// TopLevelPipe
module TopLevelPipe(input clk, rst,
	output [31:0] imem_addr, input [31:0] imem_rdata,
	output [31:0] dmem_addr, output [31:0] dmem_wdata, output dmem_we, input [31:0] dmem_rdata);
	wire MemWriteD, ALUSrcD, RegWriteD, JumpD, BranchD, JalrD, RegWriteM, RegWriteW, JalrE, JumpE, BranchE, ZeroE, ALUResult0, StallF, StallD, FlushD, FlushE;
	wire[1:0] ResultSrcD, ResultSrcE, PCSrcE, ForwardAE, ForwardBE, ResultSrcM, ResultSrcW;
	wire[2:0] func3D, func3E, ALUControlD, ImmSrcD;
	wire[4:0] Rs1D, Rs2D, Rs1E, Rs2E, RdE, RdM, RdW;
	wire[6:0] func7, op;
	ControlUnit	CTRL(func3D, func7, op, MemWriteD, ALUSrcD, RegWriteD, JumpD, BranchD, JalrD, ResultSrcD, ALUControlD, ImmSrcD);
	HazardUnit	HU(RegWriteM, RegWriteW, ResultSrcE, PCSrcE, ResultSrcM, ResultSrcW, Rs1D, Rs2D, Rs1E, Rs2E, RdE, RdM, RdW, StallF, StallD, FlushD, FlushE, ForwardAE, ForwardBE);
	ControlDecoder		DC(JalrE, JumpE, BranchE, ZeroE, ALUResult0, func3E, PCSrcE);
	DataPath	DP(clk, rst, MemWriteD, ALUSrcD, RegWriteD, JumpD, BranchD, JalrD, StallF, StallD, FlushD, FlushE, 
		ResultSrcD, ForwardAE, ForwardBE, PCSrcE, ALUControlD, ImmSrcD, BranchE, JumpE, JalrE, ZeroE, ALUResult0, RegWriteM, RegWriteW, 
		ResultSrcE, func3D, func3E, func7, op, Rs1D, Rs2D, Rs1E, Rs2E, RdE, RdM, RdW, ResultSrcM, ResultSrcW,
		imem_addr, imem_rdata, dmem_addr, dmem_wdata, dmem_we, dmem_rdata);
endmodule
Size in the first run: roughly 5300 cells after synthesis, about 1600 flip-flops, about 0.074 mm2 of cells after synthesis.
Settings: LEC_CHECK=0, CAP_MARGIN=20, CELL_PAD_IN_SITES_GLOBAL_PLACEMENT=2, CORE_ASPECT_RATIO=1.05, CORE_MARGIN=2, CORE_UTILIZATION=58, CTS_CLUSTER_SIZE=12, PLACE_DENSITY=0.89, SETUP_SLACK_MARGIN=0.68, SLEW_MARGIN=20; clock period 9.01 ns.
run.sh (not shown) runs the stock make flow with config.mk's settings and CLKGATE_MAP_FILE=.
Next try:
CAP_MARGIN = 0   (was 20)
CELL_PAD_IN_SITES_GLOBAL_PLACEMENT = not set   (was 2)
CORE_ASPECT_RATIO = not set   (was 1.05)
CORE_UTILIZATION = 70   (was 58)
CTS_CLUSTER_SIZE = 25   (was 12)
PLACE_DENSITY = not set   (was 0.89)
SETUP_SLACK_MARGIN = not set   (was 0.68)
clock period = 6.3 ns   (was 9.01 ns; I/O delays follow)
The new run aborted during 5_1_grt with GRT-0232; synthesized area does not change; synthesized cell count does not change; die area went down by 17%.
Next try:
CAP_MARGIN = 20   (was 0)
CORE_UTILIZATION = 58   (was 70)
CTS_CLUSTER_SIZE = not set   (was 25)
clock period = 5.17 ns   (was 6.3 ns; I/O delays follow)
The changed run finished but failed the layout checks on setup timing.
Die area is higher by 20%.
Area after synthesis stays the same.
Synthesized cell count is unchanged.
Next try:
CORE_UTILIZATION = 40   (was 58)
clock period = 11.4 ns   (was 5.17 ns; I/O delays follow)
The changed run completed without violations.
Worst hold slack improved by 5.7 ps.
Wire length is lower by 1.6%.
Core utilization is lower by 27 points.
Count of clock-buffer cells in the layout is higher by 2.
Worst setup slack improved by 3500 ps.
Non-clock buffer count is lower by 767.
First-iteration DRC count is lower by 15%.
Cell count is higher by 0.92%.
Global-route usage is lower by 12 points.
Via count is lower by 7.6%.

---

Starting RTL as in the previous note.
clock: 6.3 ns
lec_check: 0
cap_margin: 20
core_margin: 2
core_utilization: 71
cts_cluster_size: 25
place_density: 0.67
slew_margin: 20
The starting point ended with an error in global routing.
Change:
- CORE_MARGIN: 2 -> 10
- CORE_UTILIZATION: 71 -> 40
- CTS_CLUSTER_DIAMETER: default -> 146
- CTS_CLUSTER_SIZE: 25 -> default
- GPL_ROUTABILITY_DRIVEN: default -> 0
- GPL_TIMING_DRIVEN: default -> 0
- PLACE_DENSITY: 0.67 -> default
- TNS_END_PERCENT: default -> 80
- clock period: 6.3 -> 10.0 ns (I/O delays scaled with it)
Effect:
- Now the flow ran to the end with violations: negative setup slack
- synthesized cell count does not change
- die size went up by about 90%
- synthesized area stays the same
Change:
- CORE_MARGIN: 10 -> 2
- CORE_UTILIZATION: 40 -> 70
- CTS_CLUSTER_DIAMETER: 146 -> default
- CTS_CLUSTER_SIZE: default -> 14
- GPL_ROUTABILITY_DRIVEN: 0 -> default
- GPL_TIMING_DRIVEN: 0 -> default
- SETUP_SLACK_MARGIN: default -> -0.36
- SLEW_MARGIN: 20 -> 5
- TNS_END_PERCENT: 80 -> default
- clock period: 10.0 -> 5.85 ns (I/O delays scaled with it)
Outcome: The new run aborted during global routing. Area after synthesis is unchanged. Die size decreases by 47%. Synthesized cell count is unchanged.
Change:
- CORE_UTILIZATION: 70 -> 61
- CTS_CLUSTER_DIAMETER: default -> 229
- CTS_CLUSTER_SIZE: 14 -> default
- MAX_ROUTING_LAYER: default -> met4
- MIN_ROUTING_LAYER: default -> met1
- SETUP_SLACK_MARGIN: -0.36 -> 1.89
- SLEW_MARGIN: 5 -> 20
- clock period: 5.85 -> 6.43 ns (I/O delays scaled with it)
This time the run ran to the end with violations: negative setup slack.
Synthesized cell count stays the same.
Synthesized area does not change.
Die area is higher by about a fifth.
Change:
- CELL_PAD_IN_SITES_GLOBAL_PLACEMENT: default -> 2
- CORE_ASPECT_RATIO: default -> 1.05
- CORE_UTILIZATION: 61 -> 40
- CTS_CLUSTER_DIAMETER: 229 -> default
- MAX_ROUTING_LAYER: met4 -> default
- MIN_ROUTING_LAYER: met1 -> default
- PLACE_DENSITY: default -> 0.74
- SETUP_SLACK_MARGIN: 1.89 -> default
- clock period: 6.43 -> 10.0 ns (I/O delays scaled with it)
The changed run finished with timing, DRC and antenna clean.
Power fell by well over a third.
Sequential share of layout area rose by 2.6 points.
Sequential cell count does not change.
Power is estimated from default activity; no workload was simulated.
